$ cat flow/config.mk
export PLATFORM = sky130hd
export DESIGN_NAME = ARM
export DESIGN_NICKNAME = ARM
export VERILOG_FILES = /design/flow/design.v
export SDC_FILE = /design/flow/constraint.sdc
export NUM_CORES = 4
export LEC_CHECK = 0
export ABC_AREA = 1
export CAP_MARGIN = 10
export CORE_ASPECT_RATIO = 0.92
export CORE_MARGIN = 2
export CORE_UTILIZATION = 16
export CTS_CLUSTER_DIAMETER = 62
export CTS_CLUSTER_SIZE = 68
export GPL_ROUTABILITY_DRIVEN = 0
export GPL_TIMING_DRIVEN = 1
export SETUP_SLACK_MARGIN = -0.23
export SLEW_MARGIN = 20
$ cat flow/constraint.sdc
create_clock -name core_clock -period 25.6 [get_ports {clk}]
set_input_delay 5.1200 -clock core_clock [delete_from_list [all_inputs] [get_ports {clk}]]
set_output_delay 5.1200 -clock core_clock [all_outputs]
set_load 0.01 [all_outputs]
$ cat flow/run.sh
#!/bin/bash
# the make line also repeats each setting of config.mk as NAME=value (left out here)
make -C /OpenROAD-flow-scripts/flow DESIGN_CONFIG=/design/flow/config.mk WORK_HOME=/design/flow/orfs CLKGATE_MAP_FILE= finish
$ cat flow/design.v
module register #(parameter WORD_LEN=32)(
    clk, 
    rst, 
    ld, 
    in, 
    out
    );
    input clk, rst, ld;
    input [WORD_LEN - 1: 0] in;
    output reg [WORD_LEN - 1: 0] out;
    always @(posedge clk or posedge rst) begin
        if (rst)
            out <= 0;
        else if (ld)
            out <= in;
    end
endmodule
module incrementer #(parameter WORD_LEN=32)(
    in, 
    out
    );
    input [WORD_LEN - 1:0] in;
    output [WORD_LEN - 1:0] out;
    assign out = in + 4;
endmodule
module mux2to1 #(parameter WORD_LEN=32) (
    a, 
    b, 
    sel_a, 
    sel_b, 
    out
    );
    input [WORD_LEN - 1:0] a, b;
    input sel_a, sel_b;
    output reg [WORD_LEN - 1:0] out;
    always @(a or b or sel_a or sel_b)
    begin
        out = 0;
        if (sel_a)
            out = a;
        else if (sel_b)
            out = b; 
    end
endmodule
module mux_3_to_1 
    #(parameter WIDTH=32)
(
    in1,
    in2,
    in3,
    sel,
    out
);
    input [WIDTH - 1 : 0] in1;
    input [WIDTH - 1 : 0] in2;
    input [WIDTH - 1 : 0] in3;
    input [1:0] sel;
    output reg [WIDTH - 1 : 0] out;
    always @(*) begin
        out = {WIDTH{1'b0}};
        if (sel == 2'b00)
            out = in1;
        else if (sel == 2'b01)
            out = in2;
        else if (sel == 2'b10)
            out = in3;
    end
endmodule
module IF_Stage(
    clk, 
    rst, 
    freeze, 
    branch_taken,
    branch_addr,
    instruction,
    PC,
    imem_addr,
    imem_data
);
    input clk, rst, freeze, branch_taken;
    input [32 - 1:0] branch_addr;
    output [32 - 1:0] instruction;
    output [32 - 1 : 0] PC;
    output [32 - 1 : 0] imem_addr;
    input [32 - 1:0] imem_data;
    wire[32 - 1 : 0] pc_in, pc_reg_out, pc_inc_out;
    register #(.WORD_LEN(32)) pc_reg(
        .clk(clk), 
        .rst(rst),
        .ld(~freeze), 
        .in(pc_in), 
        .out(pc_reg_out)
    );
    incrementer #(.WORD_LEN(32)) pc_inc(
        .in(pc_reg_out), 
        .out(pc_inc_out)
    );
    mux2to1 #(.WORD_LEN(32)) pc_mux(
        .a(pc_inc_out), 
        .b(branch_addr), 
        .sel_a(~branch_taken), 
        .sel_b(branch_taken), 
        .out(pc_in)
    );
    assign instruction = imem_data;
    assign imem_addr = pc_reg_out;
    assign PC = pc_inc_out;
endmodule
module IF_Stage_Reg (
	input clk, rst, freeze, flush,
	input[32 - 1:0] PC_in, instruction_in,
	output reg[32 - 1:0] PC, instruction
);
	always @(posedge clk, posedge rst) begin
		if (rst)
		begin
			PC <= 32'b0;
			instruction <= 32'b0;
		end
		else begin
			if (freeze) begin
			  	PC <= PC;
				instruction <= instruction;
			end
			else if (flush)
			begin
			  	PC <= 32'b0;
				instruction <= 32'b0;
			end
			else
			begin
			  	PC <= PC_in;
				instruction <= instruction_in;
			end
		end
	end
endmodule
module ControlUnit(
		mode, opcode, s,
		exe_cmd, mem_read, mem_write,
		wb_enable, branch_taken, status_write_enable
		);
	input[2 - 1 : 0] mode;
	input[4 - 1 : 0] opcode;
	input s;
	output reg[4 - 1 : 0] exe_cmd;
	output reg mem_read, mem_write, wb_enable,
			branch_taken, status_write_enable;
	always @(mode, opcode, s) begin
		exe_cmd = 0; mem_read = 0;
		mem_write = 0; wb_enable = 0;
		branch_taken = 0;
		status_write_enable = 0;
		case (mode)
			2'b00 : begin
				case (opcode) 
					4'b1101 : begin
						wb_enable = 1'b1;
						status_write_enable = s;
						exe_cmd = 4'b1101;
					end
					4'b1111 : begin
						wb_enable = 1'b1;
						status_write_enable = s;
						exe_cmd = 4'b1111;
					end
					4'b0100 : begin
						wb_enable = 1'b1;
						status_write_enable = s;
						exe_cmd = 4'b0100;
					end
					4'b0101 : begin
						wb_enable = 1'b1;
						status_write_enable = s;
						exe_cmd = 4'b0101;
					end
					4'b0010 : begin
						wb_enable = 1'b1;
						status_write_enable = s;
						exe_cmd = 4'b0010;
					end		
					4'b0110 : begin
						wb_enable = 1'b1;
						status_write_enable = s;
						exe_cmd = 4'b0110;
					end
					4'b0000 : begin
						wb_enable = 1'b1;
						status_write_enable = s;
						exe_cmd = 4'b0000;
					end
					4'b1100 : begin
						wb_enable = 1'b1;
						status_write_enable = s;
						exe_cmd = 4'b1100;
					end
					4'b0001 : begin
						wb_enable = 1'b1;
						status_write_enable = s;
						exe_cmd = 4'b0001;
					end
					4'b1010 : begin
						wb_enable = 1'b0;
						status_write_enable = 1'b1;
						exe_cmd = 4'b1010;
					end
					4'b1000: begin
						wb_enable = 1'b0;
						status_write_enable = 1'b1;
						exe_cmd = 4'b1000;
					end
				endcase
			end
			2'b01 : begin
				case (s) 
					1'b1: begin
						wb_enable = 1'b1;
						status_write_enable = 1'b1;
						exe_cmd = 4'b0100;
						mem_read = 1'b1;
					end
					1'b0: begin
						wb_enable = 1'b0;
						status_write_enable = 1'b0;
						exe_cmd = 4'b0100;
						mem_write = 1'b1;
					end
				endcase
			end
			2'b10 : begin
				branch_taken = 1'b1;
			end
		endcase
	end
endmodule
module Condition_Check (
    cond,
    stat_reg,
    cond_state
);
    input [4 - 1:0] cond;
    input [4 - 1:0] stat_reg;
    output cond_state;
    wire z, c, n, v;
    assign {z, c, n, v} = stat_reg;
    reg cond_state_reg;
    always @(cond, z, c, n, v) begin
        cond_state_reg = 1'b0;
        case(cond)
            4'b0000 : begin
                cond_state_reg = z;
            end
            4'b0001 : begin
                cond_state_reg = ~z;
            end
            4'b0010 : begin
                cond_state_reg = c;
            end
            4'b0011 : begin
                cond_state_reg = ~c;
            end
            4'b0100 : begin
                cond_state_reg = n;
            end
            4'b0101 : begin
                cond_state_reg = ~n;
            end
            4'b0110 : begin
                cond_state_reg = v;
            end
            4'b0111 : begin
                cond_state_reg = ~v;
            end
            4'b1000 : begin
                cond_state_reg = c & ~z;
            end
            4'b1001 : begin
                cond_state_reg = ~c | z;
            end
            4'b1010 : begin
                cond_state_reg = (n & v) | (~n & ~v);
            end
            4'b1011 : begin
                cond_state_reg = (n & ~v) | (~n & v);
            end
            4'b1100 : begin
                cond_state_reg = ~z & ((n & v) | (~n & ~v));
            end
            4'b1101 : begin
                cond_state_reg = z | (n & ~v) | (~n & ~v);
            end
            4'b1110 : begin
                cond_state_reg = 1'b1;
            end
        endcase
    end
    assign cond_state = cond_state_reg;
endmodule
module RegisterFile (
	clk, 
    rst, 
    src1, 
    src2, 
    dest_wb, 
	result_wb,  
    wb_enable,
	reg1, 
    reg2
);
    input clk, rst;
    input [4 - 1 : 0] src1, src2, dest_wb;
	input[32 - 1:0] result_wb;
    input wb_enable;
	output [32 - 1:0] reg1, reg2;
    reg[32 - 1:0] data[0:16 - 1];
    always @(negedge clk, posedge rst) begin
		if (rst) begin
            data[0] <= 32'd0;
            data[1] <= 32'd1;
            data[2] <= 32'd2;
            data[3] <= 32'd3;
            data[4] <= 32'd4;
            data[5] <= 32'd5;
            data[6] <= 32'd6;
            data[7] <= 32'd7;
            data[8] <= 32'd8;
            data[9] <= 32'd9;
            data[10] <= 32'd10;
            data[11] <= 32'd11;
            data[12] <= 32'd12;
            data[13] <= 32'd13;
            data[14] <= 32'd14;
            data[15] <= 32'd15;
        end
        else if (wb_enable) data[dest_wb] <= result_wb;
	end
    assign reg1 = data[src1];
    assign reg2 = data[src2];
endmodule 
module ID_Stage(
	clk,
	rst,
	PC_in,
	instruction_in,
	hazard,
	status_register_in,	
	wb_dest,
	wb_value,
	wb_enable_WB,
	PC,
	mem_read_out, 
	mem_write_out, 
	wb_enable_out,
	execute_command_out,
	branch_taken_out, 
	status_write_enable_out,
	reg_file_out1, 
	reg_file_out2,
	two_src,
	src1_out, 
	src2_out,
	immediate_out,
	signed_immediate,
	shift_operand,
	dest_reg_out  
);
	input clk;
	input rst;
	input[32 - 1: 0] PC_in;
	input[32 - 1:0] instruction_in;
	input hazard;
	input [3:0] status_register_in;
	input [4 - 1 : 0] wb_dest;
	input [32 - 1 : 0] wb_value;
	input wb_enable_WB;
	output[32 - 1: 0] PC;
	output mem_read_out, mem_write_out, wb_enable_out;
	output [4 - 1:0] execute_command_out;
	output branch_taken_out, status_write_enable_out;
	output [32 - 1:0] reg_file_out1, reg_file_out2;
	output two_src;
	output [4 - 1 : 0] src1_out, src2_out;
	output immediate_out;
	output [23:0] signed_immediate;
	output [12 - 1:0] shift_operand;
	output [4 - 1:0] dest_reg_out;  
	assign PC = PC_in;
	assign src1_out = instruction_in[19:16];
	wire two_src_mem_write_en;
	wire control_unit_mux_enable;
	wire mem_write;
	assign two_src_mem_write_en = cond_state == 1'b1 ? mem_write : 1'b0;  
	assign two_src = (~instruction_in[25]) | (two_src_mem_write_en);
	wire mem_read, wb_enable, branch_taken, status_write_enable;
	wire [4 - 1:0] execute_command;
	ControlUnit control_unit(
		.mode(instruction_in[27:26]),
		.opcode(instruction_in[24:21]), 
		.s(instruction_in[20]),
		.exe_cmd(execute_command), 
		.mem_read(mem_read), 
		.mem_write(mem_write),
		.wb_enable(wb_enable), 
		.branch_taken(branch_taken),
		.status_write_enable(status_write_enable)
	);
	wire cond_state;
	assign control_unit_mux_enable = ~cond_state | hazard;
	assign mem_read_out = control_unit_mux_enable == 1'b0 ? mem_read : 1'b0;
	assign mem_write_out = control_unit_mux_enable == 1'b0 ? mem_write : 1'b0;
	assign wb_enable_out = control_unit_mux_enable == 1'b0 ? wb_enable : 1'b0;
	assign branch_taken_out = control_unit_mux_enable == 1'b0 ? branch_taken : 1'b0;
	assign status_write_enable_out = control_unit_mux_enable == 1'b0 ? status_write_enable : 1'b0;
	assign execute_command_out = control_unit_mux_enable == 1'b0 ? execute_command : 4'b0;
	wire[4 - 1:0] reg_file_src1, reg_file_src2;
	assign reg_file_src1 = instruction_in[19:16];
	assign reg_file_src2 = two_src_mem_write_en ? instruction_in[15:12] : instruction_in[3:0];
	assign src2_out = reg_file_src2; 
	RegisterFile register_file(
		.clk(clk), 
		.rst(rst),
    	.src1(reg_file_src1), 
		.src2(reg_file_src2),
		.dest_wb(wb_dest),
		.result_wb(wb_value),
    	.wb_enable(wb_enable_WB),
		.reg1(reg_file_out1), .reg2(reg_file_out2)
	);
	Condition_Check condition_check(
		.cond(instruction_in[31:28]),
		.stat_reg(status_register_in),
		.cond_state(cond_state)
    );
	assign shift_operand = instruction_in[11:0];
	assign signed_immediate = instruction_in[23:0];
	assign dest_reg_out = instruction_in[15:12];
	assign immediate_out = instruction_in[25];
endmodule
module HazardDetector (
    input [4 - 1:0] src1, src2,
    input [4 - 1:0] exe_wb_dest,
    input [4 - 1:0]mem_wb_dest,
    input two_src, 
    input exe_wb_enable,
    input mem_wb_enable,
    input hazard_ignore,
    input EXE_mem_read_en,
    output reg hazard
);  
    always @(*)
    begin
        hazard = 1'b0;
        if (~hazard_ignore) begin
            if ((src1 == exe_wb_dest) && (exe_wb_enable == 1'b1))
                hazard = 1'b1;
            else
            if ((src1 == mem_wb_dest) && (mem_wb_enable == 1'b1))
                hazard = 1'b1;
            else
            if ((src2 == exe_wb_dest) && (exe_wb_enable == 1'b1) && (two_src == 1'b1))
                hazard = 1'b1;            
            else
            if ((src2 == mem_wb_dest) && (mem_wb_enable == 1'b1) && (two_src == 1'b1))
                hazard = 1'b1;    
            else
                hazard = 1'b0;
        end
        if (hazard_ignore) begin
            if ((src1 == exe_wb_dest) && EXE_mem_read_en)
                hazard = 1'b1;
            else
            if ((src2 == exe_wb_dest) && (two_src == 1'b1) && EXE_mem_read_en)
                hazard = 1'b1;
            else
                hazard = 1'b0;
        end
    end
endmodule
module ID_Stage_Reg(
	clk, 
	rst, 
	flush, 
	pc_in, 
	mem_read_in, 
	mem_write_in, 
	wb_enable_in,
	branch_taken_in, 
	status_write_enable_in, 
	execute_command_in, 
	val_rn_in, 
	val_rm_in,
	immediate_in, 
	signed_immediate_in, 
	shift_operand_in, 
	dest_reg_in,
	status_register_in, 
	pc_out, 
	mem_read_out, 
	mem_write_out, 
	wb_enable_out,
	branch_taken_out, 
	status_write_enable_out, 
	execute_command_out, 
	val_rn_out,
	val_rm_out,
	immediate_out, 
	signed_immediate_out, 
	shift_operand_out, 
	dest_reg_out,
	status_register_out,
	src1_in,
	src2_in,
	src1_out,
	src2_out,
	freeze
);
	input clk, rst, flush;
	input[32 - 1: 0] pc_in;
	input mem_read_in, mem_write_in, wb_enable_in;
	input branch_taken_in, status_write_enable_in;
	input [4 - 1:0] execute_command_in;
	input [32 - 1:0] val_rn_in, val_rm_in;
	input immediate_in;
	input [23:0] signed_immediate_in;
	input [12 - 1:0] shift_operand_in;
	input [4 - 1:0] dest_reg_in;
	input [3:0] status_register_in;
	input freeze;
	output reg[32 - 1: 0] pc_out;
	output reg mem_read_out, mem_write_out, wb_enable_out;
	output reg branch_taken_out, status_write_enable_out;
	output reg [4 - 1:0] execute_command_out;
	output reg [32 - 1:0] val_rn_out, val_rm_out;
	output reg immediate_out;
	output reg [23:0] signed_immediate_out;
	output reg [12 - 1:0] shift_operand_out;
	output reg [4 - 1:0] dest_reg_out;
	output reg [3:0] status_register_out;	
	input [4 - 1 : 0] src1_in, src2_in;
	output reg [4 - 1 : 0] src1_out, src2_out;
	always @(posedge clk, posedge rst) 
        if (rst) begin
			pc_out <= 32'b0;
			{mem_read_out, mem_write_out, wb_enable_out} <= {3'b0};
			{branch_taken_out, status_write_enable_out} <= {2'b0};
			execute_command_out <= 4'b0;
			{val_rn_out, val_rm_out} <= {32'b0, 32'b0};
			immediate_out <= 1'b0;
			signed_immediate_out <= 24'b0;
			shift_operand_out <= 12'b0;
			dest_reg_out <= 4'b0;
			status_register_out <= 4'b0;
		end
        else
		begin
			if (freeze)
			begin
			end
			else
			if (flush)
			begin
				pc_out <= 32'b0;
				{mem_read_out, mem_write_out, wb_enable_out} <= {3'b0};
				{branch_taken_out, status_write_enable_out} <= {2'b0};
				execute_command_out <= 4'b0;
				{val_rn_out, val_rm_out} <= {32'b0, 32'b0};
				immediate_out <= 1'b0;
				signed_immediate_out <= 24'b0;
				shift_operand_out <= 12'b0;
				dest_reg_out <= 4'b0;
				status_register_out <= 4'b0;
				src1_out <= 4'b0;
				src2_out <= 4'b0;
			end
			else
			begin
			  	pc_out <= pc_in;
				{mem_read_out, mem_write_out, wb_enable_out} <= {mem_read_in, mem_write_in, wb_enable_in};
				{branch_taken_out, status_write_enable_out} <= {branch_taken_in, status_write_enable_in};
				execute_command_out <= execute_command_in;
				{val_rn_out, val_rm_out} <= {val_rn_in, val_rm_in};
				immediate_out <= immediate_in;
				signed_immediate_out <= signed_immediate_in;
				shift_operand_out <= shift_operand_in;
				dest_reg_out <= dest_reg_in;
				status_register_out <= status_register_in;
            	src1_out <= src1_in;
				src2_out <= src2_in;
			end
		end
endmodule
module val2gen(
		input [32 - 1:0] val_rm,
        input [11:0] shift_operand,
        input immediate, is_mem_command,
        output reg [32 - 1:0] val2_out
		);
    reg [2 * (32) - 1 : 0] tmp;
    integer i;
    always @(val_rm, shift_operand, immediate, is_mem_command) begin
        val2_out = 32'b0;
        tmp = 0;
        if (is_mem_command == 1'b0) begin
            if (immediate == 1'b1) begin
                val2_out = {24'b0 ,shift_operand[7 : 0]};
                tmp = {val2_out, val2_out} >> (({{2'b0},shift_operand[11 : 8]}) << 1);
                val2_out = tmp[32 - 1 : 0];
            end 
            else 
            if(immediate == 1'b0 && shift_operand[4] == 0) begin
                case(shift_operand[6:5])
                    2'b00 : begin
                        val2_out = val_rm << shift_operand[11 : 7];
                    end
                    2'b01 : begin
                        val2_out = val_rm >> shift_operand[11 : 7];
                    end
                    2'b10 : begin
                        val2_out = val_rm >>> shift_operand[11 : 7];
                    end
                    2'b11 : begin
                        tmp = {val_rm, val_rm} >> (shift_operand[11 : 7]);
                        val2_out = tmp[32 - 1 : 0];
                    end
                endcase
            end
        end 
        else  
        begin
            val2_out = { {20{shift_operand[11]}} , shift_operand[11 : 0]}; 
        end
    end
endmodule 
module ALU (
    alu_in1, 
    alu_in2,
    alu_command,
    status_register,
    alu_out,
    alu_status_register_out
    );
    input [32 - 1:0] alu_in1, alu_in2;
    input [4 - 1:0] alu_command;
    input [3:0] status_register;
    output reg [32 - 1:0] alu_out;
    output [3:0] alu_status_register_out;
    wire cin;
    assign cin = status_register[1];
    wire z, n; 
    assign z = (alu_out == 32'b0) ? 1'b1 : 1'b0;
    assign n = (alu_out[32 - 1]); 
    reg v, cout; 
    assign alu_status_register_out = {z, cout, n, v};
    always @(*) begin
        cout = 1'b0;
        v = 1'b0;
        case (alu_command)
            4'b1101:
                alu_out = alu_in2;
            4'b1111:
                alu_out = ~alu_in2; 
            4'b0100:
                begin
                    {cout, alu_out} = alu_in1 + alu_in2;
                    v = ((alu_in1[32 - 1] == alu_in2[32 - 1])
                            & (alu_out[32 - 1] != alu_in1[32 - 1]));
                end
            4'b0101:
                begin
                    {cout, alu_out} = alu_in1 + alu_in2 + cin;
                    v = ((alu_in1[32 - 1] == alu_in2[32 - 1]) 
                        & (alu_out[32 - 1] != alu_in1[32 - 1]));
                end
            4'b0010:
                begin
                    {cout, alu_out} = alu_in1 - alu_in2;
                    v = ((alu_in1[32 - 1] == ~alu_in2[32 - 1])
                        & (alu_out[32 - 1] != alu_in1[32 - 1]));
                end
            4'b0110:
                begin
                    {cout, alu_out} = alu_in1 - alu_in2 - 1 + cin;
                    v = ((alu_in1[32 - 1] == alu_in2[32 - 1])
                        & (alu_out[32 - 1] != alu_in1[32 - 1]));
                end
            4'b0000:
                alu_out	 = 	alu_in1 & alu_in2;
            4'b1100:
                alu_out	 = 	alu_in1 | alu_in2;
            4'b0001:
                alu_out	 = 	alu_in1 ^ alu_in2;
            4'b1010:
                begin
                    {cout, alu_out} = {alu_in1[31], {alu_in1}} - {alu_in2[31], {alu_in2}};
                        v = ((alu_in1[32 - 1] == ~alu_in2[32 - 1])
                            & (alu_out[32 - 1] != alu_in1[32 - 1]));
                end
            4'b1000:
                alu_out	 = 	alu_in1 & alu_in2;
            4'b0100:
                alu_out	 = 	alu_in1 + alu_in2;
            4'b0100:
                alu_out	 = 	alu_in1 + alu_in2;
            default:
                alu_out  =  32'b0;
        endcase
    end    
endmodule
module EXE_Stage(
	clk, 
	rst,
	pc_in, 
	wb_enable_in, 
	mem_read_in, 
	mem_write_in, 
	status_register_write_enable, 
	branch_taken_in, 
	execute_command_in,
	immediate_in, 
	signed_immediate_24_in, 
	shift_operand_in, 
	val_rn_in, 
	val_rm_in, 
	status_register_in,
	pc_out,
	status_bits, 
	alu_res,
	branch_address,
	alu_res_in_MEM,
	wb_value_WB,
	alu_mux_src_1_sel,
	alu_mux_src_2_sel,
	val_rm_mux_out
);
	input clk, rst;
	input [32 - 1: 0] pc_in;
	input wb_enable_in, mem_read_in, mem_write_in, status_register_write_enable, branch_taken_in;
	input [4 - 1 : 0] execute_command_in;
	input immediate_in;
	input [23:0] signed_immediate_24_in;
	input [12 - 1 : 0] shift_operand_in;
	input [32 - 1: 0] val_rn_in, val_rm_in;
	input [3:0] status_register_in; 
	input [32 - 1 : 0] alu_res_in_MEM;
	input [32 - 1 : 0] wb_value_WB;
	input [1:0] alu_mux_src_1_sel;
	input [1:0] alu_mux_src_2_sel;
	output [32 - 1: 0] pc_out;
	output [3:0] status_bits;
	output [32 - 1 : 0] alu_res;
	output [32 - 1 : 0] branch_address;
	output [32 - 1 : 0] val_rm_mux_out;
	assign pc_out = pc_in;
	wire [32 - 1 : 0] alu_out;
	wire [32 - 1 : 0] val2out;
	wire [32 - 1 : 0] alu_mux_rn_out;
	wire [32 - 1 : 0] alu_mux_rm_out;
	ALU alu(
    	.alu_in1(alu_mux_rn_out), 
		.alu_in2(val2out),
    	.alu_command(execute_command_in),
    	.status_register(status_register_in),
    	.alu_out(alu_out),
    	.alu_status_register_out(status_bits)
    );
	assign alu_res = alu_out;
	wire is_mem_command;
	assign is_mem_command = mem_read_in | mem_write_in;
	mux_3_to_1 #(32) alu_mux_src_1(
		.in1(val_rn_in),
		.in2(alu_res_in_MEM),
		.in3(wb_value_WB),
		.sel(alu_mux_src_1_sel),
		.out(alu_mux_rn_out)
	);
	mux_3_to_1 #(32) alu_mux_src_2(
		.in1(val_rm_in),
		.in2(alu_res_in_MEM),
		.in3(wb_value_WB),
		.sel(alu_mux_src_2_sel),
		.out(alu_mux_rm_out)
	);
	assign val_rm_mux_out = alu_mux_rm_out;
	val2gen v2g(
		.val_rm(alu_mux_rm_out),
        .shift_operand(shift_operand_in),
        .immediate(immediate_in), 
		.is_mem_command(is_mem_command),
        .val2_out(val2out)
		);
	wire [32 - 1 : 0] adder_out;
	wire [32 - 1 : 0] sign_immediate_extended = { {8{signed_immediate_24_in[23]}}, signed_immediate_24_in}; 
	assign adder_out = pc_in + (sign_immediate_extended << 2);	
	assign branch_address = adder_out;
endmodule 
module EXE_Stage_Reg(
	clk,
	rst,
	pc_in,
	wb_enable_in,
	mem_read_in,
	mem_write_in,
	alu_res_in,
	val_rm_in,
	dest_in,
	pc_out,
	wb_enable_out,
	mem_read_out,
	mem_write_out,
	alu_res_out,
	val_rm_out,
	dest_out,
	freeze
);
	input clk, rst;
	input [32 - 1 : 0] pc_in;
	input wb_enable_in, mem_read_in, mem_write_in;
	input [32 - 1 : 0] alu_res_in, val_rm_in;
	input [4 - 1 : 0] dest_in;
	input freeze;
	output reg[32 - 1 : 0] pc_out;
	output reg wb_enable_out, mem_read_out, mem_write_out;
	output reg [32 - 1 : 0] alu_res_out, val_rm_out;
	output reg [4 - 1 : 0] dest_out;
	always @(posedge clk, posedge rst) 
        if (rst)
		begin
            pc_out <= 32'b0;
			{wb_enable_out, mem_read_out, mem_write_out} <= {3'b0};
			{alu_res_out, val_rm_out} <= {32'b0, 32'b0};
			dest_out <= 4'b0;
		end
        else
		begin
			if (freeze)
			begin
			end
			else
			begin
				pc_out <= pc_in;
				{wb_enable_out, mem_read_out, mem_write_out} <= {wb_enable_in, mem_read_in, mem_write_in};
				{alu_res_out, val_rm_out} <= {alu_res_in, val_rm_in};
				dest_out <= dest_in;
			end
		end
endmodule
module StatusRegister(
    clk,
    rst,
    ld,
    in,
    out
);
    input clk;
    input rst;
    input ld;
    input [3:0] in;
    output reg [3:0] out;
    always@(negedge clk, posedge rst) 
	begin
		if (rst) 
            out <= 0;
		else 
        if (ld) 
            out <= in;
	end
endmodule
module MEM_Stage(
	clk,
	rst,
	pc_in,
	mem_write_in,
	mem_read_in,
	alu_res_in,
	val_rm_in,
	data_mem_out,
	pc_out,
	alu_res_out_MEM,
	freeze_MEM,
	dmem_addr,
	dmem_wdata,
	dmem_read,
	dmem_write,
	dmem_rdata,
	dmem_ready
);
	input clk;
	input rst;
	input [32 - 1 : 0] pc_in;
	input mem_write_in;
	input mem_read_in;
	input [32 - 1 : 0] alu_res_in;
	input [32 - 1 : 0] val_rm_in;
	output [32 - 1 : 0] data_mem_out;
	output [32 - 1 : 0] pc_out;
	output freeze_MEM;
	output [32 - 1 : 0] dmem_addr;
	output [32 - 1 : 0] dmem_wdata;
	output dmem_read, dmem_write;
	input [32 - 1 : 0] dmem_rdata;
	input dmem_ready;
	assign pc_out = pc_in;
	output [32 - 1 : 0] alu_res_out_MEM;
	assign alu_res_out_MEM = alu_res_in;
	assign dmem_addr = alu_res_in;
	assign dmem_wdata = val_rm_in;
	assign dmem_read = mem_read_in;
	assign dmem_write = mem_write_in;
	assign data_mem_out = dmem_rdata;
	assign freeze_MEM = (mem_read_in | mem_write_in) & ~dmem_ready;
endmodule
module MEM_Stage_Reg(
	clk,
	rst,
	pc_in,
	wb_enable_in,
	mem_read_in,
	alu_res_in,
	data_mem_in,
	dest_reg_in,
	wb_enable_out,
	mem_read_out,
	alu_res_out,
	data_mem_out,
	dest_reg_out,
	pc_out,
	freeze
);
	input clk;
	input rst;
	input [32 - 1 : 0] pc_in;
	input wb_enable_in;
	input mem_read_in;
	input [32 - 1 : 0] alu_res_in;
	input [32 - 1 : 0] data_mem_in;
	input [4 - 1 : 0] dest_reg_in;
	input freeze;
	output reg wb_enable_out;
	output reg mem_read_out;
	output reg [32 - 1 : 0] alu_res_out;
	output reg [32 - 1 : 0] data_mem_out;
	output reg [4 - 1 : 0] dest_reg_out;
	output reg [32 - 1 : 0] pc_out;
	always @(posedge clk, posedge rst) 
        if (rst)
		begin
			wb_enable_out <= 1'b0;
			mem_read_out <= 1'b0;
			alu_res_out <= 32'b0;
			data_mem_out <= 32'b0;
			dest_reg_out <= 4'b0;
			pc_out <= 32'b0;
		end
        else
		begin
			if (freeze)
			begin
			end
			else
			begin
				wb_enable_out <= wb_enable_in;
				mem_read_out <= mem_read_in;
				alu_res_out <= alu_res_in;
				data_mem_out <= data_mem_in;
				dest_reg_out <= dest_reg_in;
				pc_out <= pc_in;
			end
		end
endmodule
module WB_Stage(
	clk,
	rst,
	pc_in,
	mem_read,
	alu_res_in,
	data_mem_in,
	wb_value,
	pc_out
);
	input clk;
	input rst;
	input [32 - 1 : 0] pc_in;
	input mem_read;
	input [32 - 1 : 0] alu_res_in;
	input [32 - 1 : 0] data_mem_in;
	output [32 - 1 : 0] wb_value;
	output [32 - 1 : 0] pc_out;
	assign pc_out = pc_in;
	mux2to1  #(.WORD_LEN(32)) wb_stage_mux(
		.a(data_mem_in), .sel_a(mem_read),
		.b(alu_res_in), .sel_b(~mem_read),
		.out(wb_value)
	);
endmodule 
module Forwarding 
(
    en_forwarding,
	WB_wb_en, 
    MEM_wb_en,
    MEM_dst, 
    WB_dst, 
    src1_in, 
    src2_in,
    sel_src1, 
    sel_src2,
    ignore_hazard
);
    input en_forwarding;
	input WB_wb_en, MEM_wb_en;
    input [4 - 1:0] MEM_dst, WB_dst, src1_in, src2_in;
    output reg [1:0] sel_src1, sel_src2;
    output reg ignore_hazard;
	always@(*) begin
		sel_src1 = 2'b0;
		sel_src2 = 2'b0;
        ignore_hazard = 1'b0;
        if (en_forwarding && WB_wb_en) begin
            if (WB_dst == src1_in) begin
                sel_src1 = 2'b10;  
                ignore_hazard = 1'b1;
            end
            if (WB_dst == src2_in) begin
                sel_src2 = 2'b10;  
                ignore_hazard = 1'b1;
            end
        end
        if (en_forwarding && MEM_wb_en) begin
            if (MEM_dst == src1_in) begin
                sel_src1 = 2'b01;
                ignore_hazard = 1'b1;
            end
            if (MEM_dst == src2_in) begin
                sel_src2 = 2'b01;
                ignore_hazard = 1'b1;
            end
        end
	end
endmodule
module ARM(
	input clk, rst,
	output [32 - 1:0] imem_addr,
	input [32 - 1:0] imem_data,
	output [32 - 1:0] dmem_addr,
	output [32 - 1:0] dmem_wdata,
	output dmem_read,
	output dmem_write,
	input [32 - 1:0] dmem_rdata,
	input dmem_ready
);
	wire frwrd_mode = 1'b1;  
	wire freeze, branch_taken, flush;
	wire[32 - 1:0] 	PC_IF, PC_IF_Reg,
								PC_ID, PC_ID_Reg,
								PC_EXE, PC_EXE_Reg,
								PC_MEM, PC_MEM_Reg,
								PC_WB;
	wire [3:0] actual_status_register_out; 
	wire[32 - 1:0] 	Instruction_IF, Instruction_IF_Reg;
	wire hazard;
	assign freeze = hazard;
	wire branch_taken_ID_Reg;
	assign flush = branch_taken_ID_Reg;
	wire branch_taken_EXE;
	assign branch_taken_EXE = branch_taken_ID_Reg;
	wire [32 - 1 : 0] branch_address_EXE;
	wire freeze_MEM;  
	IF_Stage IF_Stage(
		.clk(clk), 
		.rst(rst),
		.freeze(freeze | freeze_MEM), 
		.branch_taken(branch_taken_EXE),
		.branch_addr(branch_address_EXE),
		.PC(PC_IF),
		.instruction(Instruction_IF),
		.imem_addr(imem_addr),
		.imem_data(imem_data)
	);
	IF_Stage_Reg IF_Stage_Reg(
		.clk(clk), 
		.rst(rst),
		.freeze(freeze | freeze_MEM), 
		.flush(flush),
		.PC_in(PC_IF), 
		.instruction_in(Instruction_IF),
        .PC(PC_IF_Reg), 
		.instruction(Instruction_IF_Reg)
	);
	wire mem_read_ID, mem_read_ID_Reg;
	wire mem_write_ID, mem_write_ID_Reg;
	wire wb_enable_ID, wb_enable_ID_Reg;
	wire [4 - 1:0] execute_command_ID, execute_command_ID_Reg;
	wire branch_taken_ID; 
	wire status_write_enable_ID, status_write_enable_ID_Reg;
	wire [32 - 1:0] reg_file_1_ID, reg_file_1_ID_Reg;
	wire [32 - 1:0] reg_file_2_ID, reg_file_2_ID_Reg;
	wire immediate_ID, immediate_ID_Reg;
	wire [23:0] signed_immediate_ID, signed_immediate_ID_Reg;
	wire [12 - 1:0] shift_operand_ID, shift_operand_ID_Reg;
	wire [4 - 1:0] dest_reg_ID, dest_reg_ID_Reg;
	wire [3:0] status_register_ID_Reg, status_register_ID;
	wire two_src_ID;
	wire [4 - 1 : 0] src1_ID, src2_ID;
	wire [4 - 1 : 0] dest_reg_EXE_Reg;
	wire wb_enable_MEM_Reg;
	wire [32 - 1 : 0] wb_value_WB;
	wire [4 - 1 : 0] dest_reg_MEM_Reg;
	ID_Stage ID_Stage(
		.clk(clk), 
		.rst(rst), 
		.PC_in(PC_IF_Reg), 
		.hazard(hazard),
		.instruction_in(Instruction_IF_Reg), 
		.PC(PC_ID), 
		.status_register_in(actual_status_register_out),
		.wb_dest(dest_reg_MEM_Reg),
		.wb_value(wb_value_WB),
		.wb_enable_WB(wb_enable_MEM_Reg),
		.mem_read_out(mem_read_ID), 
		.mem_write_out(mem_write_ID), 
		.wb_enable_out(wb_enable_ID),
		.execute_command_out(execute_command_ID),
		.branch_taken_out(branch_taken_ID), 
		.status_write_enable_out(status_write_enable_ID),
		.reg_file_out1(reg_file_1_ID), 
		.reg_file_out2(reg_file_2_ID), 
		.two_src(two_src_ID),
		.src1_out(src1_ID),
		.src2_out(src2_ID),
		.immediate_out(immediate_ID),
		.signed_immediate(signed_immediate_ID), 
		.shift_operand(shift_operand_ID),
		.dest_reg_out(dest_reg_ID)
	);
	wire wb_enable_EXE_Reg;
	wire ignore_hazard_FWD;
	HazardDetector HazardDetector(
		.src1(src1_ID), 
		.src2(src2_ID),
		.exe_wb_dest(dest_reg_ID_Reg), 
		.mem_wb_dest(dest_reg_EXE_Reg),  
		.two_src(two_src_ID), 
		.exe_wb_enable(wb_enable_ID_Reg),  
		.mem_wb_enable(wb_enable_EXE_Reg),  
		.EXE_mem_read_en(mem_read_ID_Reg),
		.hazard(hazard),
		.hazard_ignore(frwrd_mode)
	);
	assign status_register_ID = actual_status_register_out;
	wire [4 - 1 : 0] src1_ID_Reg, src2_ID_Reg;
	ID_Stage_Reg ID_Stage_Reg(
		.clk(clk), 
		.rst(rst), 
		.flush(flush), 
		.pc_in(PC_ID), 
		.mem_read_in(mem_read_ID),
		.mem_write_in(mem_write_ID), 
		.wb_enable_in(wb_enable_ID),
		.branch_taken_in(branch_taken_ID), 
		.status_write_enable_in(status_write_enable_ID), 
		.execute_command_in(execute_command_ID), 
		.val_rn_in(reg_file_1_ID), 
		.val_rm_in(reg_file_2_ID),
		.immediate_in(immediate_ID), 
		.signed_immediate_in(signed_immediate_ID),
		.shift_operand_in(shift_operand_ID), 
		.dest_reg_in(dest_reg_ID),
		.status_register_in(status_register_ID), 
		.pc_out(PC_ID_Reg), 
		.mem_read_out(mem_read_ID_Reg),
		.mem_write_out(mem_write_ID_Reg), 
		.wb_enable_out(wb_enable_ID_Reg),
		.branch_taken_out(branch_taken_ID_Reg), 
		.status_write_enable_out(status_write_enable_ID_Reg), 
		.execute_command_out(execute_command_ID_Reg), 
		.val_rn_out(reg_file_1_ID_Reg), 
		.val_rm_out(reg_file_2_ID_Reg),
		.immediate_out(immediate_ID_Reg), 
		.signed_immediate_out(signed_immediate_ID_Reg),
		.shift_operand_out(shift_operand_ID_Reg), 
		.dest_reg_out(dest_reg_ID_Reg),
		.status_register_out(status_register_ID_Reg),
		.freeze(freeze_MEM),
		.src1_in(src1_ID),
		.src2_in(src2_ID),
		.src1_out(src1_ID_Reg),
		.src2_out(src2_ID_Reg)
	);
	wire [32 - 1 : 0] alu_res_EXE;
	wire [3:0] alu_status_bits;
	wire [32 - 1 : 0] val_rm_mux_out_EXE;
	wire [32 - 1 : 0] alu_res_out_MEM;
	wire [1 : 0] sel_src1_FWD, sel_src2_FWD;
	EXE_Stage EXE_Stage(
		.clk(clk), 
		.rst(rst),
		.pc_in(PC_ID_Reg), 
		.wb_enable_in(wb_enable_ID_Reg), 
		.mem_read_in(mem_read_ID_Reg), 
		.mem_write_in(mem_write_ID_Reg), 
		.status_register_write_enable(status_write_enable_ID_Reg), 
		.branch_taken_in(branch_taken_ID_Reg), 
		.execute_command_in(execute_command_ID_Reg),
		.immediate_in(immediate_ID_Reg), 
		.signed_immediate_24_in(signed_immediate_ID_Reg), 
		.shift_operand_in(shift_operand_ID_Reg), 
		.val_rn_in(reg_file_1_ID_Reg), 
		.val_rm_in(reg_file_2_ID_Reg), 
		.status_register_in(status_register_ID_Reg),
		.pc_out(PC_EXE),
		.status_bits(alu_status_bits), 
		.alu_res(alu_res_EXE),
		.branch_address(branch_address_EXE),
		.alu_res_in_MEM(alu_res_out_MEM),  
		.wb_value_WB(wb_value_WB),
		.alu_mux_src_1_sel(sel_src1_FWD),  
		.alu_mux_src_2_sel(sel_src2_FWD),  
		.val_rm_mux_out(val_rm_mux_out_EXE)
	);
	wire mem_read_EXE_Reg;
	wire mem_write_EXE_Reg;
	wire [32 - 1 : 0] alu_res_EXE_Reg;
	wire [32 - 1 : 0] val_rm_EXE_Reg;
	EXE_Stage_Reg EXE_Stage_Reg(
		.clk(clk),
		.rst(rst),
		.pc_in(PC_EXE),
		.wb_enable_in(wb_enable_ID_Reg),
		.mem_read_in(mem_read_ID_Reg),
		.mem_write_in(mem_write_ID_Reg),
		.alu_res_in(alu_res_EXE),
		.val_rm_in(val_rm_mux_out_EXE),
		.dest_in(dest_reg_ID_Reg),
		.freeze(freeze_MEM),
		.pc_out(PC_EXE_Reg),
		.wb_enable_out(wb_enable_EXE_Reg),
		.mem_read_out(mem_read_EXE_Reg),
		.mem_write_out(mem_write_EXE_Reg),
		.alu_res_out(alu_res_EXE_Reg),
		.val_rm_out(val_rm_EXE_Reg),
		.dest_out(dest_reg_EXE_Reg)
	);
	StatusRegister StatusRegister(
		.clk(clk),
		.rst(rst),
		.ld(status_write_enable_ID_Reg),
		.in(alu_status_bits),
		.out(actual_status_register_out)
	);
	wire [32 - 1 : 0] data_mem_MEM;
	MEM_Stage MEM_Stage(
		.clk(clk),
		.rst(rst),
		.pc_in(PC_EXE_Reg),
		.mem_write_in(mem_write_EXE_Reg),
		.mem_read_in(mem_read_EXE_Reg),
		.alu_res_in(alu_res_EXE_Reg),
		.val_rm_in(val_rm_EXE_Reg),
		.data_mem_out(data_mem_MEM),
		.pc_out(PC_MEM),
		.alu_res_out_MEM(alu_res_out_MEM),
		.freeze_MEM(freeze_MEM),
		.dmem_addr(dmem_addr),
		.dmem_wdata(dmem_wdata),
		.dmem_read(dmem_read),
		.dmem_write(dmem_write),
		.dmem_rdata(dmem_rdata),
		.dmem_ready(dmem_ready)
	);
	wire mem_read_MEM_Reg;
	wire [32 - 1 : 0] alu_res_MEM_Reg;
	wire [32 - 1 : 0] data_mem_MEM_Reg;
	MEM_Stage_Reg MEM_Stage_Reg(
		.clk(clk),
		.rst(rst),
		.pc_in(PC_MEM),
		.wb_enable_in(wb_enable_EXE_Reg),
		.mem_read_in(mem_read_EXE_Reg),
		.alu_res_in(alu_res_EXE_Reg),
		.data_mem_in(data_mem_MEM),
		.dest_reg_in(dest_reg_EXE_Reg),
		.freeze(freeze_MEM),
		.wb_enable_out(wb_enable_MEM_Reg),
		.mem_read_out(mem_read_MEM_Reg),
		.alu_res_out(alu_res_MEM_Reg),
		.data_mem_out(data_mem_MEM_Reg),
		.dest_reg_out(dest_reg_MEM_Reg),
		.pc_out(PC_MEM_Reg)
	);
	WB_Stage WB_Stage(
		.clk(clk),
		.rst(rst),
		.pc_in(PC_MEM_Reg),
		.mem_read(mem_read_MEM_Reg),
		.alu_res_in(alu_res_MEM_Reg),
		.data_mem_in(data_mem_MEM_Reg),
		.wb_value(wb_value_WB),
		.pc_out(PC_WB)
	);
	Forwarding Forwarding ( 
		.en_forwarding(frwrd_mode),
		.WB_wb_en(wb_enable_MEM_Reg), 
		.MEM_wb_en(wb_enable_EXE_Reg),
		.MEM_dst(dest_reg_EXE_Reg), 
		.WB_dst(dest_reg_MEM_Reg), 
		.src1_in(src1_ID_Reg), 
		.src2_in(src2_ID_Reg),
		.sel_src1(sel_src1_FWD), 
		.sel_src2(sel_src2_FWD),
		.ignore_hazard(ignore_hazard_FWD)
	);
endmodule 
==> impl_summary.log, run 1 <==
[flow] summary of implementation run
INFO  metric rr_startpoint = ID_Stage_Reg.src2_out[0]
INFO  metric placeableCoreArea = roughly 370000 um^2
INFO  metric comb_area = a little over 30000 um^2
INFO  metric global_route.usage.met1 = 0.197
INFO  metric slew_of_the_pin_with_the_lowest_slew_margin = around 1.3 ns
INFO  metric clkTransAtPathRegs = 0.10 ns
INFO  metric detail_route.drc_violations = 0
INFO  metric detailedRoute.firstIterationViolations = between 10000 and 15000
INFO  metric most_repeated_library_cell_on_the_critical_path = nand2_1
INFO  metric post_cts.repair.setup_buffers = 0
INFO  metric cp-end-kind = register
INFO  metric hpwl = ~200000 um
INFO  metric min_path_type = register to register
INFO  metric die_height = between 500 and 600 um
INFO  metric top_cell_types_by_occurrence_after_synthesis = 2027 x nand2_1, 1109 x inv_1, 1061 x o21ai_0
INFO  metric cp.required = roughly 14 ns
INFO  metric grt_util_all_layers = 0.147
INFO  metric dp_cells = between 10000 and 15000
INFO  metric post_synth_num_cell_types = around 71
INFO  metric layout.cells.non_filler = approximately 14000
INFO  metric worst_hold_end = ID_Stage.register_file.data[4][6]
INFO  metric routed_wl = between 200000 and 300000 um
INFO  metric grt_max_degree = roughly 200
INFO  metric cts.htree.levels = 3
INFO  metric cells_on_worst_reg2reg_path = about 43
INFO  metric timing.critical_path.arrival = between 9 and 10 ns
INFO  metric grt.met2_usage = 0.201
INFO  metric synth-seq-cells = ~900
INFO  metric yosys_cells = 8579
INFO  metric overflow = 0
INFO  metric fin_util = 0.188
INFO  metric area.sequential = roughly 23000 um^2
INFO  metric max-cap-violations = 0
INFO  metric synthTopCellsByArea = dfrtn_1 20%, dfrtp_1 16%, nand2_1 13%
INFO  metric critical_path.max_fanout = about 65
INFO  metric io_pins = 165
INFO  metric wire_length_of_the_first_global_routing_pass = between 400000 and 500000 um
INFO  metric timing_hold_violations_final = 0
INFO  metric post_drt_via_cell_ratio = 4.79
INFO  metric cts_hold_buf = 0
INFO  metric clock_skews = about 0.095 ns
INFO  metric simple_gate_share = 0.278
INFO  metric post-synth-top-area-cell = dfrtn_1
INFO  metric clockRootBuffer = clkbuf_16
INFO  metric placementRows = 214
INFO  metric vias_in_the_first_global_route = approximately 60000
INFO  metric grt_setup_unrepaired = false
INFO  metric yosys.area_share.adder = 0.0288
INFO  metric critPathSlowestCell = inv_1
INFO  metric cts.sinks = 899
INFO  metric setup_ws = between 3 and 4 ns
INFO  metric synthAoiAreaFrac = 0.194
INFO  metric asyncSetResetFlopFracSynth = 0.991
INFO  metric avgSynthCellArea = between 6 and 7 um^2
INFO  metric ys_chip_area = between 50000 and 60000 um^2
INFO  metric area_delta_synth_final = 17.1%
INFO  metric synthFlopType = dfrtn_1
INFO  metric final-setup-viol-count = 0
INFO  metric status = finished clean
INFO  metric numCtsBuffers = approximately 82
INFO  metric buffer_ports.inserted = roughly 160
INFO  metric final_net_count = between 8000 and 9000
INFO  metric worstHoldPathCells = 2
INFO  metric finalInstanceArea = slightly below 70000 um^2
INFO  metric synth_top_cell_by_count = nand2_1
INFO  metric hp-start = ID_Stage.register_file.data[4][6]
INFO  metric groute.layer.met3.usage = 0.0479
INFO  metric timing.critical_path.slowest_cell_delay = just over 0.7 ns
INFO  metric number_of_warnings_in_the_stage_logs = roughly 150
INFO  metric crit_start = ID_Stage_Reg.src2_out[0]
INFO  metric max_slew_margin = 0.140
INFO  metric max-clock-path-buffers = 3
INFO  metric synth_largest_type_area_fraction = 0.204
INFO  metric maxSlewViolCount = 0
INFO  metric post_synthesis_sequential_area_ratio = 0.380
INFO  metric yosys_warnings = 16
INFO  metric post_synth_tally_of_flip_flops_with_integrated_enable = 8
INFO  metric fillCellCount = 41800
INFO  metric xor_share_synth = 0.00930
INFO  metric critPathCapture = StatusRegister.out[3]
INFO  metric tritoncts = yes
INFO  metric drt-pass1-iter-count = 13
INFO  metric setup_total_negative_slack = 0 ns
INFO  metric timing.critical_path.depth = about 43
INFO  metric antenna_found_initial = 14
INFO  metric floorplan.core_util = 0.161
INFO  metric cpLargestDelayFamily = simple AND/OR/NAND/NOR gates
INFO  metric cts_resized = 0
INFO  metric worstSetupStartpointType = register
INFO  metric synthTopLogicFamily = simple AND/OR/NAND/NOR gates
INFO  metric latest_clock_arrival_within_the_worst_skew_pair = approximately 0.76 ns
INFO  metric global_route.peak_usage_layer = met2
INFO  metric synthCells = around 8600
INFO  metric die_x = approximately 640 um
INFO  metric chip_footprint = approximately 380000 um^2
INFO  metric critical_path_class = register to register
INFO  metric place_ws = about 4.4 ns
INFO  metric post_synth_mux_area_share = 0
INFO  metric path_buffers = 6
INFO  metric dpl_cell_area = around 66000 um^2
INFO  metric rrSetupSlack = around 3.7 ns
INFO  metric num_vias = around 65000
INFO  metric syn_area = 59500 um^2
INFO  metric synthesis.nets = 8781
INFO  metric avgRoutedWirePerCell = about 21 um
INFO  metric antenna_left = 0
INFO  metric timing.rr.end = StatusRegister.out[3]
==> cell type report <==
type	instances	area share
Antenna cell	9	0.000323
Clock buffer	92	0.0310
Clock inverter	93	0.0150
Inverter	1155	0.0625
Multi-Input combinational cell	6009	0.438
Sequential cell	899	0.324
Tap cell	4968	0.0893
Timing Repair Buffer	301	0.0394
==> per-stage QoR <==
step | hold slack, ns
2_1_floorplan | 0.414
3_3_place_gp | 0.429
3_5_place_dp | 0.434
4_1_cts | 0.436
5_1_grt | 0.462
6_report | 0.432
==> layer usage <==
metal / up-vias / part of all wire
met3: 1019 / 0.14
met4: 10 / 0.079
li1: 28500 / -
met5: - / 0.00024
met2: 4842 / 0.39
met1: 30400 / 0.39
==> run 2, diff against run 1 <==
Settings changed: CAP_MARGIN 10 to 0, CORE_ASPECT_RATIO 0.92 to unset, CORE_UTILIZATION 16 to 72, CTS_CLUSTER_DIAMETER 62 to 362, CTS_CLUSTER_SIZE 68 to 31, GPL_ROUTABILITY_DRIVEN 0 to unset, GPL_TIMING_DRIVEN 1 to unset, HOLD_SLACK_MARGIN set to 0.3, PLACE_DENSITY_LB_ADDON set to 0.01, SETUP_SLACK_MARGIN -0.23 to 3.59.
Clock period 25.6 ns to 12.9 ns, I/O delays scaled along.
==> run 2 against run 1 <==
The run now fails in global routing. Die area decreased by 77%. Synthesized cell count unchanged. Area after synthesis unchanged.
==> impl_summary.log, run 2 <==
[report] extracting results
INFO  metric grt_util_all_layers = 0.843
INFO  metric place_ws = -0.260 ns (-4.67 ns)
INFO  metric synthTopLogicFamily = simple AND/OR/NAND/NOR gates
INFO  metric syn_area = 59500 um^2 (unchanged)
INFO  metric max-clock-path-buffers = 3 (unchanged)
INFO  metric die_x = 291 um (-54%)
INFO  metric chip_footprint = 84900 um^2 (-77%)
INFO  metric simple_gate_share = 0.278 (unchanged)
INFO  metric cts.sinks = 899 (unchanged)
INFO  metric gp_congestion = approximately 1.3
INFO  metric synthCells = 8579 (unchanged)
INFO  metric post_synth_tally_of_flip_flops_with_integrated_enable = 8 (unchanged)
INFO  metric numCtsBuffers = 34 (-59%)
INFO  metric ys_chip_area = 59500 um^2 (unchanged)
INFO  metric clockRootBuffer = clkbuf_16
INFO  metric synth_largest_type_area_fraction = 0.204 (unchanged)
INFO  metric overflow = roughly 230
INFO  metric post_synth_mux_area_share = 0 (unchanged)
INFO  metric synthesis.nets = 8781 (unchanged)
INFO  metric io_pins = 165 (unchanged)
INFO  metric cts.htree.levels = 2 (-1)
INFO  metric yosys_cells = 8579 (unchanged)
INFO  metric die_height = 291 um (-51%)
INFO  metric buffer_ports.inserted = 164 (unchanged)
INFO  metric placeableCoreArea = 82000 um^2 (-78%)
INFO  metric cts_hold_buf = 0 (unchanged)
INFO  metric placementRows = 105 (-51%)
INFO  metric synth-seq-cells = 899 (unchanged)
INFO  metric xor_share_synth = 0.00930 (unchanged)
INFO  metric yosys.area_share.adder = 0.0288 (unchanged)
INFO  metric synthAoiAreaFrac = 0.194 (unchanged)
INFO  metric post-synth-top-area-cell = dfrtn_1
INFO  metric status = did not finish
INFO  metric top_cell_types_by_occurrence_after_synthesis = 2027 x nand2_1, 1109 x inv_1, 1061 x o21ai_0
INFO  metric floorplan.core_util = 0.726 (+0.565)
INFO  metric synthFlopType = dfrtn_1
INFO  metric yosys_warnings = 16 (unchanged)
INFO  metric synthTopCellsByArea = dfrtn_1 20%, dfrtp_1 16%, nand2_1 13%
INFO  metric toolErrorMsg = [ERROR GRT-0232] Routing congestion too high. Check the congestion heatmap in the GUI.
INFO  metric haltStage = global routing
INFO  metric hpwl = 184000 um (-7.6%)
INFO  metric post_synthesis_sequential_area_ratio = 0.380 (unchanged)
INFO  metric asyncSetResetFlopFracSynth = 0.991 (unchanged)
INFO  metric avgSynthCellArea = 6.93 um^2 (unchanged)
INFO  metric synth_top_cell_by_count = nand2_1
INFO  metric post_synth_num_cell_types = 71 (unchanged)
## run 2: routing by layer
metal,GRT overflow,global-route usage
met2,92,0.942
met1,15,0.857
met4,86,0.774
met3,25,0.770
met5,7,0.570
## run 2: what timing repair did
action | 4_1_cts
endpoints found under the hold margin | 0
cloned | 17
setup endpoints to repair | 664
setup buffers | 148
resized | 575
pin swaps | 171
## run 2: through the flow
stage / hold slack [ns] / instances / cell area [um^2] / util
after floorplan: 0.414 / 8579 / 60000 / -
after detailed placement: 0.433 / 9969 / 66300 / 0.808
after CTS: 0.436 / 10200 / 71800 / 0.875
after global placement: 0.428 / 9969 / 66300 / 0.808
==> run 3, diff against run 2 <==
Settings changed: ABC_AREA 1 to unset, CAP_MARGIN 0 to 20, CELL_PAD_IN_SITES_GLOBAL_PLACEMENT set to 3, CORE_ASPECT_RATIO set to 1.38, CORE_MARGIN 2 to 3, CORE_UTILIZATION 72 to 26, CTS_CLUSTER_DIAMETER 362 to 56, CTS_CLUSTER_SIZE 31 to 49, HOLD_SLACK_MARGIN 0.3 to 0.26, MAX_ROUTING_LAYER set to met4, PLACE_DENSITY set to 0.52, PLACE_DENSITY_LB_ADDON 0.01 to unset, SETUP_SLACK_MARGIN 3.59 to -0.52, SLEW_MARGIN 20 to 5, TNS_END_PERCENT set to 50.
Clock period 12.9 ns to 25.4 ns, I/O delays scaled along.
==> run 3 against run 2 <==
Now clean on timing, DRC and antenna. Area after synthesis is 1.3% lower. Synthesized cell count down 17%. Die area increased to 2.7 times the previous value.
==> impl_summary.log, run 3 <==
[flow] summary of implementation run
INFO  metric maxSlewViolCount = 0
INFO  metric worstSetupStartpointType = register
INFO  metric vias_in_the_first_global_route = just under 60000
INFO  metric number_of_warnings_in_the_stage_logs = roughly 140
INFO  metric synth-seq-cells = 899 (unchanged)
INFO  metric asyncSetResetFlopFracSynth = 0.991 (unchanged)
INFO  metric io_pins = 165 (unchanged)
INFO  metric avgSynthCellArea = 8.23 um^2 (+19%)
INFO  metric clock_skews = roughly 0.11 ns
INFO  metric top_cell_types_by_occurrence_after_synthesis = 932 x nand2_1, 855 x nor2_1, 718 x a21oi_1
INFO  metric xor_share_synth = 0.0246 (+0.0153)
INFO  metric yosys.area_share.adder = 0.0292 (+0.000389)
INFO  metric simple_gate_share = 0.190 (-0.0879)
INFO  metric timing.hold.ws = 0.451 ns
INFO  metric cts.htree.levels = 3 (+1)
INFO  metric cts_hold_buf = 0 (unchanged)
INFO  metric buffer_ports.inserted = 164 (unchanged)
INFO  metric clkTransAtPathRegs = about 0.060 ns
INFO  metric numCtsBuffers = 112 (+230%)
INFO  metric synthAoiAreaFrac = 0.284 (+0.0901)
INFO  metric placementRows = 204 (+94%)
INFO  metric dp_cells = 9969 (unchanged)
INFO  metric critical_path_class = register to register
INFO  metric synthTopLogicFamily = AND-OR/OR-AND gates
INFO  metric worstHoldPathCells = 2
INFO  metric path_buffers = 2
INFO  metric post_cts.repair.setup_buffers = 0 (-100%)
INFO  metric timing.critical_path.depth = 29
INFO  metric grt_setup_unrepaired = false
INFO  metric avgRoutedWirePerCell = between 30 and 40 um
INFO  metric final_net_count = 7338
INFO  metric synthFlopType = dfrtn_1
INFO  metric yosys_warnings = 16 (unchanged)
INFO  metric syn_area = 58700 um^2 (-1.3%)
INFO  metric routed_wl = about 380000 um
INFO  metric floorplan.core_util = 0.262 (-0.464)
INFO  metric clockRootBuffer = clkbuf_16
INFO  metric cp.required = 13.24 ns
INFO  metric post_drt_via_cell_ratio = approximately 5.9
INFO  metric slew_of_the_pin_with_the_lowest_slew_margin = between 1 and 1.5 ns
INFO  metric critPathSlowestCell = o2111ai_2
INFO  metric synth_largest_type_area_fraction = 0.206 (+0.00275)
INFO  metric post-synth-top-area-cell = dfrtn_1
INFO  metric gp_congestion = 1.03 (-22%)
INFO  metric synthTopCellsByArea = dfrtn_1 21%, dfrtp_1 16%, a21oi_1 6.1%
INFO  metric num_vias = 60200
INFO  metric yosys_cells = 7134 (-17%)
INFO  metric worst_hold_end = ID_Stage.register_file.data[0][28]
INFO  metric min_path_type = register to register
INFO  metric area_delta_synth_final = 16.8%
INFO  metric detail_route.drc_violations = 0
INFO  metric antenna_found_initial = 23
INFO  metric latest_clock_arrival_within_the_worst_skew_pair = between 0.7 and 0.8 ns
INFO  metric antenna_left = 0
INFO  metric final-setup-viol-count = 0
INFO  metric fillCellCount = about 24000
INFO  metric rrSetupSlack = 1.74 ns
INFO  metric critical_path.max_fanout = roughly 43
INFO  metric dpl_cell_area = 64400 um^2 (-2.8%)
INFO  metric overflow = 0
INFO  metric cts_resized = 0 (-100%)
INFO  metric post_synthesis_sequential_area_ratio = 0.385 (+0.00513)
INFO  metric grt_util_all_layers = 0.325
INFO  metric hpwl = 256000 um (+39%)
INFO  metric ys_chip_area = 58700 um^2 (-1.3%)
INFO  metric chip_footprint = 232000 um^2 (+170%)
INFO  metric post_synth_tally_of_flip_flops_with_integrated_enable = 8 (unchanged)
INFO  metric timing.critical_path.slowest_cell_delay = ~0.75 ns
INFO  metric most_repeated_library_cell_on_the_critical_path = o21ai_0
INFO  metric cells_on_worst_reg2reg_path = 29
INFO  metric crit_start = MEM_Stage_Reg.dest_reg_out[3]
INFO  metric finalInstanceArea = 68600 um^2
INFO  metric tritoncts = yes
INFO  metric die_x = 410 um (+41%)
INFO  metric timing_hold_violations_final = 0
INFO  metric timing.rr.end = StatusRegister.out[2]
INFO  metric die_height = 564 um (+94%)
INFO  metric post_synth_mux_area_share = 0.0364 (+0.0364)
INFO  metric cpLargestDelayFamily = AND-OR/OR-AND gates
INFO  metric detailedRoute.firstIterationViolations = just under 6000
INFO  metric drt-pass1-iter-count = 8
INFO  metric synth_top_cell_by_count = nand2_1
INFO  metric rr_startpoint = MEM_Stage_Reg.dest_reg_out[3]
INFO  metric area.sequential = ~23000 um^2
INFO  metric post_synth_num_cell_types = 124 (+75%)
INFO  metric layout.cells.non_filler = slightly above 10000
INFO  metric timing.critical_path.arrival = between 10 and 15 ns
INFO  metric max-clock-path-buffers = 3 (unchanged)
INFO  metric synthCells = 7134 (-17%)
INFO  metric hp-start = ID_Stage.register_file.data[0][28]
INFO  metric placeableCoreArea = 224000 um^2 (+170%)
INFO  metric comb_area = around 34000 um^2
INFO  metric cts.sinks = 899 (unchanged)
INFO  metric wire_length_of_the_first_global_routing_pass = roughly 500000 um
INFO  metric critPathCapture = StatusRegister.out[2]
INFO  metric grt_max_degree = roughly 150
INFO  metric status = finished clean
INFO  metric max-cap-violations = 0
INFO  metric synthesis.nets = 7336 (-16%)
INFO  metric cp-end-kind = register
INFO  metric max_slew_margin = 0.212
-- run 3: cell type report --
type,instances,area share
Multi-Input combinational cell,5499,0.491
Sequential cell,899,0.330
Timing Repair Buffer,454,0.0577
Tap cell,2987,0.0545
Clock buffer,139,0.0459
Clock inverter,106,0.0133
Inverter,138,0.00768
Antenna cell,11,0.000402
-- run 3: per-layer routing --
metal / global-route usage / vias up / routed length, um
li1: - / 26300 / -
met1: 0.404 / 30600 / 157000
met2: 0.520 / 2502 / 174000
met3: 0.0410 / 782 / 20200
met4: 0.160 / 0 / 23100
met5: - / - / 0
-- run 3: stage by stage --
| step | setup WS (ns) | util | setup TNS (ns) |
|---|---|---|---|
| global placement | 1.36 | 0.287 | 0 |
| detailed placement | 1.77 | 0.287 | 0 |
| finish | 1.74 | 0.306 | 0 |
| CTS | 1.63 | 0.305 | 0 |
| floorplan | -4.27 | - | -2101.51 |
| global route | 1.37 | 0.306 | 0 |
==> run 4, diff against run 3 <==
Settings changed: CORE_ASPECT_RATIO 1.38 to unset, CORE_UTILIZATION 26 to 34, CTS_CLUSTER_DIAMETER 56 to 51, CTS_CLUSTER_SIZE 49 to unset, PLACE_DENSITY 0.52 to unset, PLACE_DENSITY_LB_ADDON set to 0.1, SLEW_MARGIN 5 to 20, TNS_END_PERCENT 50 to unset.
Clock period 25.4 ns to 12.9 ns, I/O delays scaled along.
==> run 4 against run 3 <==
The layout now fails its checks (setup timing). Worst setup slack got worse by 3.8 ns. Global-route usage rose by 6.1 points. Flip-flop count is the same. Via count rose by 8.9%. Non-clock buffer count rose by 1165. Utilization rose by 16 points. Cell count up 4.8%. Critical path depth grew 3. Final area up 15%. Die area down 23%. Highest routed layer unchanged.
==> impl_summary.log, run 4 <==
[flow] summary of implementation run
INFO  metric placeableCoreArea = 170000 um^2 (-24%)
INFO  metric yosys_cells = 7134 (unchanged)
INFO  metric worst_hold_end = ID_Stage.register_file.data[0][11]
INFO  metric xor_share_synth = 0.0246 (unchanged)
INFO  metric hp-start = ID_Stage.register_file.data[0][11]
INFO  metric status = finished with violations
INFO  metric synthesis.nets = 7336 (unchanged)
INFO  metric most_repeated_library_cell_on_the_critical_path = buf_4
INFO  metric synthCells = 7134 (unchanged)
INFO  metric num_vias = 65500 (+8.9%)
INFO  metric floorplan.core_util = 0.344 (+0.0825)
INFO  metric timing.critical_path.depth = 32 (+10%)
INFO  metric cpLargestDelayFamily = AND-OR/OR-AND gates
INFO  metric clockRootBuffer = clkbuf_16
INFO  metric tritoncts = yes
INFO  metric timing.critical_path.slowest_cell_delay = 0.51 ns (-0.24 ns)
INFO  metric critical_path.max_fanout = 12 (-72%)
INFO  metric post_synth_num_cell_types = 124 (unchanged)
INFO  metric wire_length_of_the_first_global_routing_pass = 484000 um (-6.0%)
INFO  metric synthAoiAreaFrac = 0.284 (unchanged)
INFO  metric cts.sinks = 899 (unchanged)
INFO  metric max-clock-path-buffers = 3 (unchanged)
INFO  metric detail_route.drc_violations = 0 (unchanged)
INFO  metric synthTopCellsByArea = dfrtn_1 21%, dfrtp_1 16%, a21oi_1 6.1%
INFO  metric timing_hold_violations_final = 0 (unchanged)
INFO  metric yosys.area_share.adder = 0.0292 (unchanged)
INFO  metric post_synth_tally_of_flip_flops_with_integrated_enable = 8 (unchanged)
INFO  metric top_cell_types_by_occurrence_after_synthesis = 932 x nand2_1, 855 x nor2_1, 718 x a21oi_1
INFO  metric buffer_ports.inserted = 164 (unchanged)
INFO  metric clock_skews = 0.123 ns (+0.0168 ns)
INFO  metric avgRoutedWirePerCell = 32.1 um (-12%)
INFO  metric latest_clock_arrival_within_the_worst_skew_pair = 0.80 ns (about the same)
INFO  metric critPathCapture = StatusRegister.out[2]
INFO  metric syn_area = 58700 um^2 (unchanged)
INFO  metric path_buffers = 7 (+5)
INFO  metric cells_on_worst_reg2reg_path = 32 (+10%)
INFO  metric worstHoldPathCells = 2 (unchanged)
INFO  metric avgSynthCellArea = 8.23 um^2 (unchanged)
INFO  metric synth-seq-cells = 899 (unchanged)
INFO  metric detailedRoute.firstIterationViolations = 8024 (+34%)
INFO  metric timing.critical_path.arrival = 8.99 ns (-2.51 ns)
INFO  metric grt_setup_unrepaired = true
INFO  metric final_net_count = 8512 (+16%)
INFO  metric critical_path_class = register to register
INFO  metric slew_of_the_pin_with_the_lowest_slew_margin = 1.09 ns (-0.0734 ns)
INFO  metric min_path_type = register to register
INFO  metric timing.rr.end = StatusRegister.out[2]
INFO  metric gp_congestion = 1.08 (+5.0%)
INFO  metric max_slew_margin = 0.267 (+0.0550)
INFO  metric ys_chip_area = 58700 um^2 (unchanged)
INFO  metric number_of_warnings_in_the_stage_logs = 141 (-2.1%)
INFO  metric synth_top_cell_by_count = nand2_1
INFO  metric synth_largest_type_area_fraction = 0.206 (unchanged)
INFO  metric io_pins = 165 (unchanged)
INFO  metric routed_wl = 344000 um (-8.2%)
INFO  metric overflow = 0 (unchanged)
INFO  metric yosys_warnings = 16 (unchanged)
INFO  metric rr_startpoint = ID_Stage_Reg.src2_out[1]
INFO  metric critPathSlowestCell = or4_4
INFO  metric die_x = 421 um (+2.7%)
INFO  metric post_synth_mux_area_share = 0.0364 (unchanged)
INFO  metric cts.htree.levels = 3 (unchanged)
INFO  metric final-setup-viol-count = 4 (+4)
INFO  metric drt-pass1-iter-count = 9 (+1)
INFO  metric placementRows = 151 (-26%)
INFO  metric timing.hold.ws = 0.451 ns (-0.000254 ns)
INFO  metric simple_gate_share = 0.190 (unchanged)
INFO  metric antenna_found_initial = 11 (-52%)
INFO  metric worstSetupStartpointType = register
INFO  metric post_drt_via_cell_ratio = 6.11 (+3.9%)
INFO  metric clkTransAtPathRegs = 0.06 ns (about the same)
INFO  metric numCtsBuffers = 121 (+8.0%)
INFO  metric asyncSetResetFlopFracSynth = 0.991 (unchanged)
INFO  metric vias_in_the_first_global_route = 62800 (+6.3%)
INFO  metric grt_max_degree = 149 (-3.2%)
INFO  metric hpwl = 250000 um (-2.3%)
INFO  metric rrSetupSlack = -2.03 ns (-3.76 ns)
INFO  metric die_height = 421 um (-25%)
INFO  metric grt_util_all_layers = 0.386 (+0.0607)
INFO  metric cp-end-kind = register
INFO  metric cp.required = 6.96 ns (-6.28 ns)
INFO  metric synthTopLogicFamily = AND-OR/OR-AND gates
INFO  metric area_delta_synth_final = 34.1%
INFO  metric setup_ws = -2.03 ns (-3.76 ns)
INFO  metric max-cap-violations = 0 (unchanged)
INFO  metric setup_total_negative_slack = -7.29 ns (-7.29 ns)
INFO  metric post-synth-top-area-cell = dfrtn_1
INFO  metric so.violations = setup timing
INFO  metric antenna_left = 0 (unchanged)
INFO  metric synthFlopType = dfrtn_1
INFO  metric post_synthesis_sequential_area_ratio = 0.385 (unchanged)
INFO  metric maxSlewViolCount = 0 (unchanged)
INFO  metric chip_footprint = 178000 um^2 (-23%)
INFO  metric crit_start = ID_Stage_Reg.src2_out[1]
run 4: per-stage QoR:
stage	cell area, um^2	setup slack [ns]	std cells	utilization
after detailed placement	73000	-2.29	10400	0.428
after floorplan	59200	-8.02	7134	-
after global routing	78700	-2.15	10700	0.462
after global placement	73000	-2.34	10400	0.428
after CTS	78200	-1.89	10700	0.459
final	78700	-2.03	10700	0.462
run 4: repair_timing:
| action | 4_1_cts | 5_1_grt |
|---|---|---|
| endpoints found under the setup margin | 4 | 4 |
| setup buffers | 16 | 13 |
| resized | 69 | 79 |
| gates cloned | 2 | 0 |
| pin swaps | 19 | 40 |
| hold buffers | 0 | 0 |
| endpoints found under the hold margin | 0 | 0 |
run 4: per-layer routing:
metal	GRT usage	vias to the layer above	wire length [um]
li1	-	28700	-
met1	0.512	32400	145000
met2	0.554	3570	145000
met3	0.0706	910	29600
met4	0.211	0	24200
met5	-	-	0
run 4: area by class of cell:
cell class	count	area, um^2
clock buffers	150	3320
multi-input cells	5499	34700
well taps	2295	2870
repair buffers	1619	13300
flip-flops and latches	899	22600
fillers	17000	91700
clock inverters	114	1300
diodes	8	20.0
inverters	138	524
